==> inputs of v25 <==
// ixu_mc_pipe
module ixu_mc_pipe (
    input  wire         core_clock_i,
    input  wire         core_flush_i,
    input  wire  [17:0] data_i,
    input  wire         valid_i,
    output logic        busy_o,
    output wire  [ 5:0] rs1_o,
    output wire  [ 5:0] rs2_o,
    input  wire  [31:0] rs1_data_i,
    input  wire  [31:0] rs2_data_i,
    output wire  [ 4:0] rob_o,
    input  wire  [ 6:0] opcode_i,
    input  wire  [ 6:0] ins_type,
    input  wire         imm_i,
    input  wire  [31:0] immediate_i,
    input  wire  [ 5:0] dest_i,
    output logic [ 5:0] wakeup_dest,
    output logic        wakeup_valid,
    output logic [ 5:0] l_wakeup_dest,
    output logic        l_wakeup_valid,
    output logic [ 5:0] ixu_mc_ex_dest,
    output logic [31:0] ixu_mc_ex_data,
    output logic        ixu_mc_ex_valid,
    output logic [ 5:0] ixu_mc_wb_dest,
    output logic [31:0] ixu_mc_wb_data,
    output logic        ixu_mc_wb_valid,
    output wire  [ 4:0] pmu_ins_id_o,
    output wire         pmu_ins_valid_o
);
export LEC_CHECK = 0
export ABC_AREA = 1
export CAP_MARGIN = 5
export CORE_MARGIN = 2
export CORE_UTILIZATION = 72
export CTS_CLUSTER_DIAMETER = 244
export CTS_CLUSTER_SIZE = 72
export MAX_ROUTING_LAYER = met4
export PLACE_DENSITY = 0.65
export SETUP_SLACK_MARGIN = 0.4
export SLEW_MARGIN = 0
create_clock -name core_clock -period 3.53 [get_ports {core_clock_i}]
run.sh (not shown) runs the stock make flow with config.mk's settings and CLKGATE_MAP_FILE=.
==> v17 (differences from v25) <==
==> flow/config.mk (replaced) <==
export PLATFORM = sky130hd
export DESIGN_NAME = ixu_mc_pipe
export DESIGN_NICKNAME = ixu_mc_pipe
export VERILOG_FILES = /design/flow/design.v
export SDC_FILE = /design/flow/constraint.sdc
export NUM_CORES = 4
export LEC_CHECK = 0
export CAP_MARGIN = 20
export CORE_MARGIN = 2
export CORE_UTILIZATION = 66
export MAX_ROUTING_LAYER = met4
export SETUP_SLACK_MARGIN = 1.1
export SLEW_MARGIN = 20
==> flow/constraint.sdc (replaced) <==
create_clock -name core_clock -period 9.0 [get_ports {core_clock_i}]
set_input_delay 1.8000 -clock core_clock [delete_from_list [all_inputs] [get_ports {core_clock_i}]]
set_output_delay 1.8000 -clock core_clock [all_outputs]
set_load 0.01 [all_outputs]
==> comparison <==
v17 went through all stages and came out clean. v25 ended with an error in global routing (5_1_grt). Against v25, the die area of v17 is higher by about 4%. Area after synthesis: v17 is lower than v25 (about 5%). Against v25, the synthesized cell count of v17 is lower by about 17%.
==> figures <==
Core box area: v25 88,650 um^2; v17 91,940 um^2
Complex-gate fraction of the synthesized area: v25 0.08145; v17 0.09909
Pre-placement core utilization: v25 0.7278; v17 0.6683
Placed wire-length estimate: v25 230.6 mm; v17 179.5 mm
Area fraction in full adders, half adders and majority gates: v25 0.4241; v17 0.4453
Xor-xnor portion of the synthesized cell area: v25 0.02118; v17 0.03949
Yosys Chip Area: v25 64,520 um^2; v17 61,440 um^2
Run status: v25 did not finish; v17 timing/DRC/antenna clean
Last stage reached: v25 global routing (5_1_grt); v17 -
Count of distinct cell types in the synthesized netlist: v25 63; v17 85
Cell total after placement: v25 10,882; v17 8,497
Cells resized by post-CTS repair: v25 422; v17 189
Mean Syn Cell Area: v25 7.451 um^2; v17 8.594 um^2
Area of placed instances: v25 78,030 um^2; v17 66,380 um^2
Post-placement setup slack: v25 -4322 ps; v17 25.17 ps
Die extent in x: v25 303.4 um; v17 309.1 um

---

==> inputs of run Z <==
ixu_mc_pipe again, from the RTL that the note above started with.
Settings: LEC_CHECK=0, ABC_AREA=1, CAP_MARGIN=5, CORE_MARGIN=2, CORE_UTILIZATION=71, CTS_CLUSTER_DIAMETER=244, CTS_CLUSTER_SIZE=72, SETUP_SLACK_MARGIN=0.4, SLEW_MARGIN=40; clock period 3.53 ns.
==> inputs of run H, as changes to run Z <==
Settings changed: ABC_AREA 1 to 0, CAP_MARGIN 5 to 20, CELL_PAD_IN_SITES_DETAIL_PLACEMENT set to 0, CORE_UTILIZATION 71 to 66, CTS_CLUSTER_DIAMETER 244 to unset, CTS_CLUSTER_SIZE 72 to 55, HOLD_SLACK_MARGIN set to 0.29, SETUP_SLACK_MARGIN 0.4 to 1.12, SLEW_MARGIN 40 to 20.
==> flow/constraint.sdc (replaced) <==
create_clock -name core_clock -period 8.36 [get_ports {core_clock_i}]
set_input_delay 1.6720 -clock core_clock [delete_from_list [all_inputs] [get_ports {core_clock_i}]]
set_output_delay 1.6720 -clock core_clock [all_outputs]
set_load 0.01 [all_outputs]
==> qor summary <==
                                                                                                                   run H           run Z
Run status                                                                                               failed layout checks  did not finish
Failing step                                                                                                           -         5_1_grt
Layout check failures                                                                               negative setup slack               -
Worst slack after detailed placement                                                                           -0.104 ns        -4.50 ns
Standard cell area after detailed placement                                                                  67700 sq um     78100 sq um
Number of CTS-inserted buffers                                                                                        38               8
Die Y-Extent                                                                                                 309 microns     305 microns
Post-CTS Setup Inserts                                                                                               110              78
HPWL after detailed placement                                                                                     181 mm          227 mm
Core Util at FP                                                                                                    0.668           0.717
Share of the yosys chip area belonging to registers                                                                0.122           0.116
Die Footprint                                                                                                95500 sq um     93300 sq um
Number of H-tree levels                                                                                                2               1
Area of the core                                                                                             91900 sq um     90000 sq um
Count of distinct cell types in the synthesized netlist                                                               85              63
Share of synthesized cell area in and, or, nand and nor gates                                                      0.149           0.196
Global placement routability congestion                                                                             1.05            1.15
Netlist Area Pre-Place                                                                                       61400 sq um     64500 sq um
Std-Cell Rows                                                                                                        111             110
DIE WIDTH                                                                                                    309 microns     305 microns
Arithmetic-cell share of the synthesized area counting full adders, half adders and majority gates                 0.445           0.424
Post-synthesis net count                                                                                            8797           10300
Yosys Chip Area                                                                                              61400 sq um     64500 sq um
Area share of the largest cell type after synthesis                                                                0.368           0.350
AO/OA Area Share                                                                                                  0.0991          0.0814
Share of synthesized area spent on multiplexers                                                                   0.0356          0.0131
CTS-repair resized insts                                                                                             339             376

---

==> raven <==
ixu_mc_pipe again, from the RTL that the note above started with.
export LEC_CHECK = 0
export ABC_AREA = 0
export CAP_MARGIN = 5
export CELL_PAD_IN_SITES_DETAIL_PLACEMENT = 0
export CORE_MARGIN = 2
export CORE_UTILIZATION = 72
export CTS_CLUSTER_SIZE = 14
export SETUP_SLACK_MARGIN = 1.29
export SLEW_MARGIN = 20
create_clock -name core_clock -period 3.74 [get_ports {core_clock_i}]
==> onyx (differences from raven) <==
ABC_AREA = default   (was 0)
CAP_MARGIN = 20   (was 5)
CELL_PAD_IN_SITES_DETAIL_PLACEMENT = default   (was 0)
CORE_UTILIZATION = 62   (was 72)
CTS_CLUSTER_SIZE = 96   (was 14)
SETUP_SLACK_MARGIN = 0.4   (was 1.29)
==> flow/constraint.sdc (replaced) <==
create_clock -name core_clock -period 6.93 [get_ports {core_clock_i}]
set_input_delay 1.3860 -clock core_clock [delete_from_list [all_inputs] [get_ports {core_clock_i}]]
set_output_delay 1.3860 -clock core_clock [all_outputs]
set_load 0.01 [all_outputs]
==> comparison table <==
Maximum number of buffers from clock root to sink: onyx 3; raven 3
Die ar.: onyx 102000 um2; raven 87700 um2
Area share of the leading cell type in the synthesized netlist: onyx 36.8%; raven 36.8%
Die y size: onyx 319 um; raven 296 um
Init Core Util: onyx 62.5%; raven 72.4%
Routability congestion estimate from global placement: onyx 1.05; raven 1.09
Site row count: onyx 115; raven 107
HPWL after detailed placement: onyx 200 mm; raven 221 mm
Placeable core area: onyx 98300 um2; raven 84900 um2
Post-Place Setup Slack: onyx -1.22 ns; raven -5.02 ns
Number of placed instances, taps included: onyx 9054; raven 9390
Yosys Warn Count: onyx 4; raven 4
Cell accounting for the most synthesized area: onyx sky130_fd_sc_hd__fa_1; raven sky130_fd_sc_hd__fa_1
Placement Cell Area: onyx 71200 um2; raven 75600 um2
FFs w/ async S/R, synth: onyx 0%; raven 0%
Number of synthesized register bits: onyx 305; raven 305
Proportion of synthesized chip area in sequential cells: onyx 12.2%; raven 12.2%
Mux frac, synth: onyx 3.56%; raven 3.56%
Postcts setup bufs: onyx 56; raven 74
Horizontal die dimension: onyx 319 um; raven 296 um
Result of the run: onyx complete, but fails checks; raven aborted with a tool error
Stage where the flow stopped: onyx -; raven global routing
Violated checks: onyx negative setup slack; raven -
Post-cts sizing count: onyx 323; raven 482
Mapped Cells: onyx 7149; raven 7149

---

==> v2 <==
Starting RTL as in the previous note.
Settings: LEC_CHECK=0, CAP_MARGIN=0, CORE_MARGIN=2, CORE_UTILIZATION=70, CTS_CLUSTER_DIAMETER=222, CTS_CLUSTER_SIZE=37, SETUP_SLACK_MARGIN=0.4, SLEW_MARGIN=20; clock period 7.96 ns.
==> inputs of v13, as changes to v2 <==
Settings changed: CAP_MARGIN 0 to 20, CORE_UTILIZATION 70 to 66, CTS_CLUSTER_DIAMETER 222 to not set, CTS_CLUSTER_SIZE 37 to 61.
==> flow/constraint.sdc (replaced) <==
create_clock -name core_clock -period 8.19 [get_ports {core_clock_i}]
set_input_delay 1.6380 -clock core_clock [delete_from_list [all_inputs] [get_ports {core_clock_i}]]
set_output_delay 1.6380 -clock core_clock [all_outputs]
set_load 0.01 [all_outputs]
==> inputs of v39, as changes to v2 <==
Settings changed: CAP_MARGIN 0 to 20, CTS_CLUSTER_DIAMETER 222 to not set.
==> flow/constraint.sdc (replaced) <==
create_clock -name core_clock -period 7.38 [get_ports {core_clock_i}]
set_input_delay 1.4760 -clock core_clock [delete_from_list [all_inputs] [get_ports {core_clock_i}]]
set_output_delay 1.4760 -clock core_clock [all_outputs]
set_load 0.01 [all_outputs]
==> results <==
|  | v39 | v2 | v13 |
|---|---|---|---|
| Outcome | stopped before the end | stopped before the end | finished with violations |
| Failing step | global routing (5_1_grt) | global routing (5_1_grt) | - |
| Violated checks | - | - | negative setup slack |
| Floorplan die area | 90,200 um2 | 90,200 um2 | 95,500 um2 |
| Number of placement rows | 108 | 108 | 111 |
| Pre-CTS setup slack | -1.41 ns | -0.770 ns | -0.287 ns |
| Starting density of the core | 70.7% | 70.7% | 66.8% |
| Total instance count after detailed placement | 8,862 | 8,745 | 8,716 |
| Horiz. Die Dim | 300 um | 300 um | 309 um |
| Post-CTS setup buffers | 82 | 44 | 29 |
| Inserted Clock Buffers | 38 | 12 | 39 |
| H-tree levels | 2 | 1 | 2 |
| Core Area | 86,900 um2 | 86,900 um2 | 91,900 um2 |
| Placement Cell Area | 70,600 um2 | 69,500 um2 | 68,500 um2 |
| Number of resized instances in the post-cts repair step | 366 | 236 | 182 |

---

==> job 2896 <==
ixu_mc_pipe again, from the RTL that the note above started with.
Settings: LEC_CHECK=0, CAP_MARGIN=20, CORE_MARGIN=2, CORE_UTILIZATION=72, CTS_CLUSTER_DIAMETER=336, CTS_CLUSTER_SIZE=96, PLACE_DENSITY=0.38, SETUP_SLACK_MARGIN=0.4, SLEW_MARGIN=20; clock period 6.93 ns.
==> job 4722 (differences from job 2896) <==
Settings changed: ABC_AREA set to 0, CELL_PAD_IN_SITES_DETAIL_PLACEMENT set to 0, CORE_UTILIZATION 72 to 66, CTS_CLUSTER_DIAMETER 336 to unset, CTS_CLUSTER_SIZE 96 to 85, PLACE_DENSITY 0.38 to unset, SETUP_SLACK_MARGIN 0.4 to 1.29.
==> flow/constraint.sdc (replaced) <==
create_clock -name core_clock -period 9.04 [get_ports {core_clock_i}]
set_input_delay 1.8080 -clock core_clock [delete_from_list [all_inputs] [get_ports {core_clock_i}]]
set_output_delay 1.8080 -clock core_clock [all_outputs]
set_load 0.01 [all_outputs]
==> results <==
quantity                                                                  job 4722                    job 2896
Run status                                                timing/DRC/antenna clean      stopped before the end
Failing step                                                                     -    global routing (5_1_grt)
Number of post-CTS setup repair buffers                                         73                          46
Clock tree root buffer cell                             sky130_fd_sc_hd__clkbuf_16  sky130_fd_sc_hd__clkbuf_16
Pre-CTS setup slack                                                       0.291 ns                    -1.68 ns
Die boundary height                                                         309 um                      296 um
Initial cell density of the core                                             0.668                       0.724
Total CTS buffers                                                               40                           7
Sequential area share after synthesis                                        0.122                       0.122
Std-Cell Core Area                                                      91900 um^2                  84900 um^2
H-Tree Depth                                                                     2                           1
Total of cells resized after clock tree synthesis                              238                         275
Post-detailed-placement half-perimeter wirelength                        183000 um                   205000 um
Final RePlAce weighted congestion                                             1.04                        1.10
Die Width                                                                   309 um                      296 um
Total placed cells including tap cells                                        8497                        8889
Area share of xor/xnor cells in the synthesized design                      0.0395                      0.0395
Area post-placement                                                     66500 um^2                  70800 um^2
Chip area                                                               95500 um^2                  87700 um^2
Number of core rows                                                            111                         107

---

==> inputs of 07-18 <==
Starting RTL as in the previous note.
export LEC_CHECK = 0
export ABC_AREA = 1
export CAP_MARGIN = 20
export CORE_ASPECT_RATIO = 0.5
export CORE_MARGIN = 2
export CORE_UTILIZATION = 72
export CTS_CLUSTER_DIAMETER = 391
export CTS_CLUSTER_SIZE = 99
export HOLD_SLACK_MARGIN = 0.3
export PLACE_DENSITY = 0.42
export SETUP_SLACK_MARGIN = 0.4
export SLEW_MARGIN = 5
create_clock -name core_clock -period 6.03 [get_ports {core_clock_i}]
==> 04-08: changes against 07-18 <==
ABC_AREA = unset   (was 1)
CORE_ASPECT_RATIO = unset   (was 0.5)
CORE_UTILIZATION = 28   (was 72)
CTS_CLUSTER_DIAMETER = unset   (was 391)
CTS_CLUSTER_SIZE = unset   (was 99)
HOLD_SLACK_MARGIN = unset   (was 0.3)
PLACE_DENSITY = unset   (was 0.42)
SLEW_MARGIN = 20   (was 5)
==> flow/constraint.sdc (replaced) <==
create_clock -name core_clock -period 8.63 [get_ports {core_clock_i}]
set_input_delay 1.7260 -clock core_clock [delete_from_list [all_inputs] [get_ports {core_clock_i}]]
set_output_delay 1.7260 -clock core_clock [all_outputs]
set_load 0.01 [all_outputs]
==> 08-07: changes against 07-18 <==
ABC_AREA = unset   (was 1)
CORE_ASPECT_RATIO = unset   (was 0.5)
CORE_UTILIZATION = 64   (was 72)
CTS_CLUSTER_DIAMETER = unset   (was 391)
CTS_CLUSTER_SIZE = unset   (was 99)
HOLD_SLACK_MARGIN = unset   (was 0.3)
PLACE_DENSITY = unset   (was 0.42)
SETUP_SLACK_MARGIN = 1.4   (was 0.4)
SLEW_MARGIN = 20   (was 5)
==> flow/constraint.sdc (replaced) <==
create_clock -name core_clock -period 7.18 [get_ports {core_clock_i}]
set_input_delay 1.4360 -clock core_clock [delete_from_list [all_inputs] [get_ports {core_clock_i}]]
set_output_delay 1.4360 -clock core_clock [all_outputs]
set_load 0.01 [all_outputs]
==> results <==
item	04-08	07-18	08-07
Status	finished clean	did not finish	failed layout checks
Last stage reached	-	global routing	-
Reasons for failing layout checks	-	-	negative setup slack
Clock buffer count in the final layout	45	-	46
Reg2Reg Setup Slack	0.42 ns	-	-1.37 ns
Clock tree from TritonCTS	done	-	done
Critical path capture point type	register	-	register
Largest cell class by area	combinational gates	-	combinational gates
Buffering stage count on the worst path with inverters included	7	-	9
Maximum capacitance violations	0	-	0
Warning total across the stage logs	98	-	101
Highest metal layer with signal wires	met5	-	met5
Count of non-filler cells in the finished layout	10,400	-	9,261
Antenna viol nets, final	0	-	0
Setup tns final	0 ns	-	-30.56 ns
Clock network area share	1.79%	-	1.73%
